// buck_v1_0
module buck_v1_0 #(
  parameter model_data_width = 25,
  parameter model_decimal_width = 16
)(
  input aclk, 
  input resetn, 
  input clock_enable,
  input pwm, 
  input signed [model_data_width-1:0] input_voltage,
  input signed [model_data_width-1:0] period_inductor,
  input signed [model_data_width-1:0] period_capacitor,
  input signed [model_data_width-1:0] inverse_resistor,
  output reg signed [model_data_width-1:0] inductor_current,
  output signed [model_data_width-1:0] capacitor_current,
  output signed [model_data_width-1:0] output_current,
  output reg signed [model_data_width-1:0] output_voltage  
);
  wire signed [model_data_width-1:0] voltage_diff;  
  wire signed [(model_data_width*2)-1:0] voltage_diff_intl_2width;  
  wire signed [model_data_width-1:0] voltage_diff_intl;  
  wire signed [(model_data_width*2)-1:0] capacitor_current_intc_2width;  
  wire signed [model_data_width-1:0] capacitor_current_intc;  
  wire signed [(model_data_width*2)-1:0] output_current_2width;  
  assign voltage_diff = pwm? input_voltage - output_voltage: -output_voltage;
  assign voltage_diff_intl_2width = voltage_diff * period_inductor;
  assign voltage_diff_intl = voltage_diff_intl_2width >>> model_decimal_width;
  always @(posedge aclk)
    if (!resetn)
      inductor_current <= 0;
    else 
      if (clock_enable)
        inductor_current <= inductor_current + voltage_diff_intl;
  assign capacitor_current = inductor_current - output_current;
  assign capacitor_current_intc_2width = capacitor_current * period_capacitor;
  assign capacitor_current_intc = capacitor_current_intc_2width >>> model_decimal_width;
  always @(posedge aclk)
    if (!resetn)
      output_voltage <= 0;
    else 
      if (clock_enable)
        output_voltage <= output_voltage + capacitor_current_intc;
  assign output_current_2width = output_voltage * inverse_resistor;
  assign output_current = output_current_2width >>> model_decimal_width;
endmodule
Size in the first run: about 7200 cells after synthesis, ~50 flip-flops.
==> flow/config.mk <==
export PLATFORM = sky130hd
export DESIGN_NAME = buck_v1_0
export DESIGN_NICKNAME = buck_v1_0
export VERILOG_FILES = /design/flow/design.v
export SDC_FILE = /design/flow/constraint.sdc
export NUM_CORES = 4
export LEC_CHECK = 0
export ABC_AREA = 0
export CAP_MARGIN = 15
export CORE_MARGIN = 2
export CORE_UTILIZATION = 72
export CTS_CLUSTER_DIAMETER = 299
export HOLD_SLACK_MARGIN = 0.29
export MAX_ROUTING_LAYER = met4
export SETUP_SLACK_MARGIN = 3.66
export SLEW_MARGIN = 20
==> flow/constraint.sdc <==
create_clock -name core_clock -period 14.1 [get_ports {aclk}]
set_input_delay 2.8200 -clock core_clock [delete_from_list [all_inputs] [get_ports {aclk}]]
set_output_delay 2.8200 -clock core_clock [all_outputs]
set_load 0.01 [all_outputs]
run.sh (not shown) runs the stock make flow with config.mk's settings and CLKGATE_MAP_FILE=.
The baseline finished but fails on negative setup slack.
Next try:
Settings changed: ABC_AREA 0 to 1, SETUP_SLACK_MARGIN 3.66 to default.
The changed run finished with negative setup slack left. First-iteration DRC count went up by 70%. Sequential share of layout area is about the same. Maximum frequency goes up by 11%. Via count is higher by 21%. Final cell count grows by 16%. Flip-flop count does not change. Clock-buffer cell count went up by 2. Setup slack gets better by 2000 ps.
Next try:
Settings changed: ABC_AREA 1 to 0, SETUP_SLACK_MARGIN from default to -1.36.
The new run finished with negative setup slack left; synthesized area went down by 4.0%; routed wire length went down by 28%; clock-buffer cell count went down by 2; setup slack degrades by 1300 ps; sequential share of layout area went up by 0.10 points.
Next try:
Settings changed: ABC_AREA 0 to 1.
The changed run ran to the end with violations: negative setup slack.
Clock skew hardly moves.
Hold slack improved by 37 ps.
Clock-buffer cell count is unchanged.
Cell area came out higher by a little under a tenth.
Setup slack improved by 1900 ps.

========
== garnet ==
buck_v1_0 again, from the RTL that the note above started with.
clock: 20.0 ns
lec_check: 0
abc_area: 1
cap_margin: 20
core_aspect_ratio: 1.55
core_margin: 2
core_utilization: 69
cts_cluster_diameter: 400
cts_cluster_size: 100
place_density: 0.35
slew_margin: 20
tns_end_percent: 5
Edits applied to the flow inputs when going from garnet to ember:
==> flow/config.mk <==
export PLATFORM = sky130hd
export DESIGN_NAME = buck_v1_0
export DESIGN_NICKNAME = buck_v1_0
export VERILOG_FILES = /design/flow/design.v
export SDC_FILE = /design/flow/constraint.sdc
export NUM_CORES = 4
export LEC_CHECK = 0
export CAP_MARGIN = 20
export CORE_MARGIN = 2
export CORE_UTILIZATION = 40
export SLEW_MARGIN = 20
==> flow/constraint.sdc <==
create_clock -name core_clock -period 25.4 [get_ports {aclk}]
set_input_delay 5.0800 -clock core_clock [delete_from_list [all_inputs] [get_ports {aclk}]]
set_output_delay 5.0800 -clock core_clock [all_outputs]
set_load 0.01 [all_outputs]
Findings:
ember ran to completion and came out clean on the timing, design-rule and antenna checks.
The origin of the worst setup path comes out inverse_resistor[5] in one run and inverse_resistor[16] in the other, namely in ember and garnet respectively.
Routed wire length: ember vs garnet down 33000 um
ember vs. garnet: worst setup slack before clock tree synthesis has increased, post-route cell area has decreased.
The inputs of harbor differ from those of ember as listed below.
diff --git a/flow/config.mk b/flow/config.mk
--- a/flow/config.mk
+++ b/flow/config.mk
@@ -10 +10 @@
-export CORE_UTILIZATION = 40
+export CORE_UTILIZATION = 11
==> flow/constraint.sdc <==
create_clock -name core_clock -period 42.3 [get_ports {aclk}]
set_input_delay 8.4600 -clock core_clock [delete_from_list [all_inputs] [get_ports {aclk}]]
set_output_delay 8.4600 -clock core_clock [all_outputs]
set_load 0.01 [all_outputs]
==> results <==
Die size went up by more than 100% going from ember to harbor. Total length of routed met3 wires on harbor is up relative to ember. Compared to ember, harbor has post-detailed-route wirelength per cell 26% lower. Looking at worst-margin pin slew, harbor sits 140 ps below ember. Comparing ember with harbor, the sequential share of layout area came out essentially unchanged. harbor against ember: number of enable flip-flop cells barely changed, area growth from synthesis to final layout climbed 11 points, fraction of the core area covered by cells at the end of the flow dropped 30 points, first-pass GRT wire length climbed 39000 um. Reported for ember and harbor, share of synthesized cell area in and, or, nand and nor gates turned out identical to the last digit.
The inputs of violet differ from those of harbor as listed below.
diff --git a/flow/config.mk b/flow/config.mk
--- a/flow/config.mk
+++ b/flow/config.mk
@@ -8 +8 @@
-export CAP_MARGIN = 20
+export CAP_MARGIN = 15
@@ -10 +10,3 @@
-export CORE_UTILIZATION = 11
+export CORE_UTILIZATION = 72
+export CTS_CLUSTER_DIAMETER = 155
+export MAX_ROUTING_LAYER = met4
==> flow/constraint.sdc <==
create_clock -name core_clock -period 14.1 [get_ports {aclk}]
set_input_delay 2.8200 -clock core_clock [delete_from_list [all_inputs] [get_ports {aclk}]]
set_output_delay 2.8200 -clock core_clock [all_outputs]
set_load 0.01 [all_outputs]
Against harbor as the reference, violet delivers a lower placed cell area. First-pass GRT wire length is higher on harbor. In violet the implementation ran to completion but is not tape-out ready, as the final checks report setup timing. Taking harbor as the reference, in violet utilization rose by 73 points, die span in y went down about 60%. | final instance area | violet vs harbor | ≈ equal |.
What juniper does differently from violet at the input level:
diff --git a/flow/config.mk b/flow/config.mk
--- a/flow/config.mk
+++ b/flow/config.mk
@@ -8 +8 @@
-export CAP_MARGIN = 15
+export CAP_MARGIN = 20
@@ -10,3 +10 @@
-export CORE_UTILIZATION = 72
-export CTS_CLUSTER_DIAMETER = 155
-export MAX_ROUTING_LAYER = met4
+export CORE_UTILIZATION = 40
==> flow/constraint.sdc <==
create_clock -name core_clock -period 28.0 [get_ports {aclk}]
set_input_delay 5.6000 -clock core_clock [delete_from_list [all_inputs] [get_ports {aclk}]]
set_output_delay 5.6000 -clock core_clock [all_outputs]
set_load 0.01 [all_outputs]
==> comparison <==
- juniper closes out successfully: all stages finished, all timing, DRC and antenna checks passed.
- Number of cells in the finished layout apart from fillers (lower): violet
- juniper vs violet — setup slack rose 8360 ps.
- [juniper] met2 usage in global routing fell 30 points relative to violet
- On met1 routing resource usage after global routing: juniper sits below violet.
- Compared with violet, in juniper number of violations of the max-capacitance limit was more or less identical, die area grew by 79%, total negative slack went up, global-route usage over all layers -20 points.
- Going from violet to juniper, routed metal-1 wire length grows by 18%.
- juniper ended up with met5 as its top layer reached by signal wires; violet ended up with met4.
--- input diff juniper..amber ---
diff --git a/flow/config.mk b/flow/config.mk
--- a/flow/config.mk
+++ b/flow/config.mk
@@ -7,0 +8 @@
+export ABC_AREA = 1
@@ -9 +10,2 @@
-export CORE_MARGIN = 2
+export CELL_PAD_IN_SITES_GLOBAL_PLACEMENT = 2
+export CORE_MARGIN = 10
@@ -10,0 +13,3 @@
+export CTS_CLUSTER_DIAMETER = 391
+export GPL_TIMING_DRIVEN = 0
+export MAX_ROUTING_LAYER = met4
@@ -11,0 +17 @@
+export TNS_END_PERCENT = 80
## What came out
- amber and juniper all finish clean.
- Count of cell types in the netlist: amber < juniper
- Between amber and juniper, it is amber whose and-or/or-and share of the synthesized area is higher, by 0.40 points.

========
Starting RTL as in the previous note.
export LEC_CHECK = 0
export ABC_AREA = 1
export CAP_MARGIN = 20
export CORE_ASPECT_RATIO = 0.5
export CORE_MARGIN = 2
export CORE_UTILIZATION = 69
export CTS_CLUSTER_DIAMETER = 291
export CTS_CLUSTER_SIZE = 100
export PLACE_DENSITY = 0.35
export SETUP_SLACK_MARGIN = 4.45
export SLEW_MARGIN = 40
export TNS_END_PERCENT = 5
create_clock -name core_clock -period 20.0 [get_ports {aclk}]
Edit:
Settings changed: ABC_AREA 1 to not set, CORE_UTILIZATION 69 to 40, CTS_CLUSTER_DIAMETER 291 to not set, CTS_CLUSTER_SIZE 100 to 11, PLACE_DENSITY 0.35 to not set, SETUP_SLACK_MARGIN 4.45 to not set, SLEW_MARGIN 40 to 20, TNS_END_PERCENT 5 to not set.
Clock period 20.0 ns to 28.0 ns, I/O delays scaled along.
Outcome:
- die size rises by 65%
- global-route usage fell by 24 points
- via count falls by 21%
- hold slack gets worse by 0.060 ns
- flip-flop count does not change
Edit:
Settings changed: CORE_ASPECT_RATIO 0.5 to not set, CORE_UTILIZATION 40 to 65, CTS_CLUSTER_SIZE 11 to not set.
Clock period 28.0 ns to 25.4 ns, I/O delays scaled along.
After rerunning:
- The new run finished with timing, DRC and antenna clean
- worst setup slack degrades by 1.5 ns
- count of clock-buffer cells in the layout grows by 1
- routed wire length shrinks by 8.4%
- design area shrinks by 1.8%
- global-route usage grows by 12 points
- worst hold slack improves by 0.022 ns
- critical path depth grows by 1
- sequential share of layout area stays flat
- final cell count shrinks by 8.9%
- synthesized cell count is unchanged
Edit:
Settings changed: ABC_AREA set to 1, CORE_UTILIZATION 65 to 68, CTS_CLUSTER_SIZE set to 97, PLACE_DENSITY set to 0.37.
Clock period 25.4 ns to 14.3 ns, I/O delays scaled along.
Effect: Now the flow finished but failed the layout checks on negative setup slack. Via count climbs by about 30%. Worst setup slack got worse by 4.7 ns. Final cell count rises by about 26%. Design area rises by about 18%. Die area falls by about 0.47%. Routed wire length came out higher by about 40%. Clock skew went up by 0.0032 ns. Count of clock-buffer cells in the layout does not change.
